==> inputs of job 2329 <==
Design Pipelined_Processor, start of the top module:
module Pipelined_Processor(
input CLK,
input reset,
output [7:0] imem_addr,
input [15:0] imem_data,
output [7:0] dmem_addr,
output [7:0] dmem_wdata,
output dmem_we,
input [7:0] dmem_rdata,
output [7:0] result 
   );
clock: 13.5 ns
lec_check: 0
abc_area: 1
cap_margin: 20
cell_pad_in_sites_detail_placement: 1
cell_pad_in_sites_global_placement: 1
core_margin: 8
core_utilization: 40
cts_cluster_diameter: 198
cts_cluster_size: 35
max_routing_layer: met4
min_routing_layer: met2
slew_margin: 20
tns_end_percent: 5
run.sh (not shown) runs the stock make flow with config.mk's settings and CLKGATE_MAP_FILE=.
==> job 773: changes against job 2329 <==
ABC_AREA = default   (was 1)
CELL_PAD_IN_SITES_DETAIL_PLACEMENT = default   (was 1)
CELL_PAD_IN_SITES_GLOBAL_PLACEMENT = default   (was 1)
CORE_MARGIN = 2   (was 8)
CORE_UTILIZATION = 64   (was 40)
CTS_CLUSTER_DIAMETER = default   (was 198)
CTS_CLUSTER_SIZE = default   (was 35)
MAX_ROUTING_LAYER = default   (was met4)
MIN_ROUTING_LAYER = default   (was met2)
==> flow/constraint.sdc (replaced) <==
create_clock -name core_clock -period 7.47 [get_ports {CLK}]
set_input_delay 1.4940 -clock core_clock [delete_from_list [all_inputs] [get_ports {CLK}]]
set_output_delay 1.4940 -clock core_clock [all_outputs]
set_load 0.01 [all_outputs]
==> summary of the runs <==
- Between job 2329 and job 773, the lower clock skew is in job 2329 (gap 0.0059 ns).
- Against job 2329, the total power of job 773 is higher by about 110%.
- Combinational power: job 773 is higher than job 2329 (120%).
- Synthesized cell count: job 773 is lower than job 2329 (about 12%).
- In job 773 the count of clock-buffer cells in the layout is higher than in job 2329, by 2.
- Of job 2329 and job 773, job 2329 has the higher register-to-register slack (gap 7.4 ns).
- Between job 773 and job 2329, the lower design area is in job 2329 (gap about 14%, measured against job 2329).
- Between job 773 and job 2329, the lower setup slack is in job 773 (gap 7.4 ns).
- Of job 2329 and job 773, job 2329 has the higher hold slack (gap 0.0019 ns).
- Critical path depth: job 2329 is higher than job 773 (5).
- Job 773 ran to the end with violations: setup timing. Job 2329 ran to the end with no violations.

* * *

==> trial 46: inputs <==
Starting RTL as in the previous note.
clock: 12.9 ns
lec_check: 0
cap_margin: 20
cell_pad_in_sites_global_placement: 0
core_margin: 2
core_utilization: 71
cts_cluster_size: 43
gpl_routability_driven: 1
gpl_timing_driven: 1
hold_slack_margin: -0.02
max_routing_layer: met5
place_density: 0.67
setup_slack_margin: 1.64
slew_margin: 20
tns_end_percent: 5
==> build 13 (differences from trial 46) <==
--- a/flow/config.mk
+++ b/flow/config.mk
@@ -8,13 +8,13 @@
 export CAP_MARGIN = 20
 export CELL_PAD_IN_SITES_GLOBAL_PLACEMENT = 0
 export CORE_MARGIN = 2
-export CORE_UTILIZATION = 71
-export CTS_CLUSTER_SIZE = 43
+export CORE_UTILIZATION = 66
+export CTS_CLUSTER_SIZE = 13
 export GPL_ROUTABILITY_DRIVEN = 1
 export GPL_TIMING_DRIVEN = 1
 export HOLD_SLACK_MARGIN = -0.02
 export MAX_ROUTING_LAYER = met5
 export PLACE_DENSITY = 0.67
-export SETUP_SLACK_MARGIN = 1.64
+export SETUP_SLACK_MARGIN = -0.72
 export SLEW_MARGIN = 20
-export TNS_END_PERCENT = 5
+export TNS_END_PERCENT = 75
==> flow/constraint.sdc (replaced) <==
create_clock -name core_clock -period 11.2 [get_ports {CLK}]
set_input_delay 2.2400 -clock core_clock [delete_from_list [all_inputs] [get_ports {CLK}]]
set_output_delay 2.2400 -clock core_clock [all_outputs]
set_load 0.01 [all_outputs]
==> trial 20 (differences from trial 46) <==
==> flow/config.mk (replaced) <==
export PLATFORM = sky130hd
export DESIGN_NAME = Pipelined_Processor
export DESIGN_NICKNAME = Pipelined_Processor
export VERILOG_FILES = /design/flow/design.v
export SDC_FILE = /design/flow/constraint.sdc
export NUM_CORES = 4
export LEC_CHECK = 0
export CAP_MARGIN = 20
export CORE_MARGIN = 2
export CORE_UTILIZATION = 71
export CTS_CLUSTER_SIZE = 37
export SETUP_SLACK_MARGIN = -0.82
export SLEW_MARGIN = 20
==> flow/constraint.sdc (replaced) <==
create_clock -name core_clock -period 12.4 [get_ports {CLK}]
set_input_delay 2.4800 -clock core_clock [delete_from_list [all_inputs] [get_ports {CLK}]]
set_output_delay 2.4800 -clock core_clock [all_outputs]
set_load 0.01 [all_outputs]
==> trial 25 (differences from trial 46) <==
==> flow/config.mk (replaced) <==
export PLATFORM = sky130hd
export DESIGN_NAME = Pipelined_Processor
export DESIGN_NICKNAME = Pipelined_Processor
export VERILOG_FILES = /design/flow/design.v
export SDC_FILE = /design/flow/constraint.sdc
export NUM_CORES = 4
export LEC_CHECK = 0
export CAP_MARGIN = 20
export CORE_MARGIN = 2
export CORE_UTILIZATION = 64
export SLEW_MARGIN = 20
==> flow/constraint.sdc (replaced) <==
create_clock -name core_clock -period 7.31 [get_ports {CLK}]
set_input_delay 1.4620 -clock core_clock [delete_from_list [all_inputs] [get_ports {CLK}]]
set_output_delay 1.4620 -clock core_clock [all_outputs]
set_load 0.01 [all_outputs]
==> results <==
quantity                                                                  trial 25                         trial 20                         build 13        trial 46
Result of the run                                         finished with violations         finished with violations         finished with violations  did not finish
Failing step                                                                     -                                -                                -         5_1_grt
Layout check failures                                         negative setup slack             negative setup slack             negative setup slack               -
Critical path buffers and inverters                                             10                                1                                1               -
Net count of the finished layout                                             1,667                            1,586                            1,625               -
First-iteration detailed-routing DRC count                                   1,328                            2,199                            1,903               -
Synth-to-layout area growth                                                  30.6%                            23.8%                            27.2%               -
P_clk                                                                       826 uW                           483 uW                           576 uW               -
Leakage power summed over all cells                                     0.00677 uW                       0.00633 uW                       0.00658 uW               -
Clock Pin Slew Worst Setup and Hold Paths                                  0.07 ns                          0.07 ns                          0.07 ns               -
Post-layout worst setup margin                                            -6.15 ns                         -2.34 ns                         -3.71 ns               -
Post-CTS setup buffer count                                                     42                                1                               18              75
Dominant kind of cell                              multi-input combinational cells  multi-input combinational cells  multi-input combinational cells               -
Die area                                                              0.0188 sq mm                     0.0170 sq mm                     0.0182 sq mm    0.0170 sq mm
CP max stage delay                                                         0.43 ns                          0.52 ns                          0.69 ns               -
Timing-limited maximum frequency                                          74.3 MHz                         67.9 MHz                         67.1 MHz               -
Worst hold path endpoint                                           l2.RegWrite_out                  l2.MemWrite_out                  l2.MemWrite_out               -
Post-detailed-placement half-perimeter wirelength                          26.8 mm                          25.6 mm                          26.4 mm         24.3 mm
Sequential power                                                           1240 uW                           741 uW                           818 uW               -
Net switching power of the design                                          2800 uW                          1700 uW                          1920 uW               -
Worst R2R Path Depth                                                            76                               68                               69               -
Worst min path class                                          register to register             register to register             register to register               -
CP endpoint                                                               p0.pc[5]                         p0.pc[7]                         p0.pc[7]               -

* * *

==> 09-07: inputs <==
Pipelined_Processor again, from the RTL that the note above started with.
Design Pipelined_Processor, start of the top module:
module Pipelined_Processor(
input CLK,
input reset,
output [7:0] imem_addr,
input [15:0] imem_data,
output [7:0] dmem_addr,
output [7:0] dmem_wdata,
output dmem_we,
input [7:0] dmem_rdata,
output [7:0] result 
   );
export LEC_CHECK = 0
export CAP_MARGIN = 20
export CELL_PAD_IN_SITES_GLOBAL_PLACEMENT = 0
export CORE_MARGIN = 2
export CORE_UTILIZATION = 72
export CTS_CLUSTER_SIZE = 99
export GPL_ROUTABILITY_DRIVEN = 1
export GPL_TIMING_DRIVEN = 1
export HOLD_SLACK_MARGIN = -0.02
export MAX_ROUTING_LAYER = met5
export PLACE_DENSITY = 0.67
export SETUP_SLACK_MARGIN = 1.64
export SLEW_MARGIN = 20
export TNS_END_PERCENT = 75
create_clock -name core_clock -period 14.1 [get_ports {CLK}]
==> 02-23 (differences from 09-07) <==
Settings changed: ABC_AREA set to 1, CORE_UTILIZATION 72 to 69, CTS_CLUSTER_DIAMETER set to 52, CTS_CLUSTER_SIZE 99 to 72, PLACE_DENSITY 0.67 to unset.
==> flow/constraint.sdc (replaced) <==
create_clock -name core_clock -period 11.5 [get_ports {CLK}]
set_input_delay 2.3000 -clock core_clock [delete_from_list [all_inputs] [get_ports {CLK}]]
set_output_delay 2.3000 -clock core_clock [all_outputs]
set_load 0.01 [all_outputs]
==> 02-25 (differences from 09-07) <==
Settings changed: ABC_AREA set to 1, CELL_PAD_IN_SITES_GLOBAL_PLACEMENT 0 to unset, CORE_ASPECT_RATIO set to 0.5, CORE_UTILIZATION 72 to 34, CTS_CLUSTER_DIAMETER set to 337, GPL_ROUTABILITY_DRIVEN 1 to unset, GPL_TIMING_DRIVEN 1 to unset, HOLD_SLACK_MARGIN -0.02 to unset, MAX_ROUTING_LAYER met5 to unset, PLACE_DENSITY 0.67 to unset, SETUP_SLACK_MARGIN 1.64 to unset, TNS_END_PERCENT 75 to 20.
==> flow/constraint.sdc (replaced) <==
create_clock -name core_clock -period 13.5 [get_ports {CLK}]
set_input_delay 2.7000 -clock core_clock [delete_from_list [all_inputs] [get_ports {CLK}]]
set_output_delay 2.7000 -clock core_clock [all_outputs]
set_load 0.01 [all_outputs]
==> qor summary <==
|  | 09-07 | 02-23 | 02-25 |
|---|---|---|---|
| OpenROAD warning count | - | 50 | 45 |
| Count of inserted tapcells | - | 216 | 432 |
| Buffers inserted during post-CTS setup optimization | 61 | 42 | 0 |
| Detailed-placement wirelength estimate | 23900 um | 24400 um | 25200 um |
| Minimum setup slack among reg-to-reg paths | - | -2.02 ns | 1.23 ns |
| Clock-cell share of area | - | 0.0423 | 0.0424 |
| Outcome | aborted with a tool error | failed layout checks | finished clean |
| Last stage reached | 5_1_grt | - | - |
| Violated checks | - | setup timing | - |
| CTS tree | - | built | built |
| Placeable Area | 0.0153 sq mm | 0.0158 sq mm | 0.0320 sq mm |
| Aoi share | 0.215 | 0.149 | 0.149 |
| Count of routing violations after the opening detailed-route iteration | - | 2544 | 810 |
| Count of inverters other than clock inverters in the layout | - | 241 | 240 |
| Area grow syn2layout | - | 23.2% | 14.9% |
| Switching power total | - | 2560 uW | 1360 uW |
| Least setup slack across all paths after layout | - | -2.02 ns | 1.23 ns |
No activity file was given, so power comes from the tool's default toggle rates.
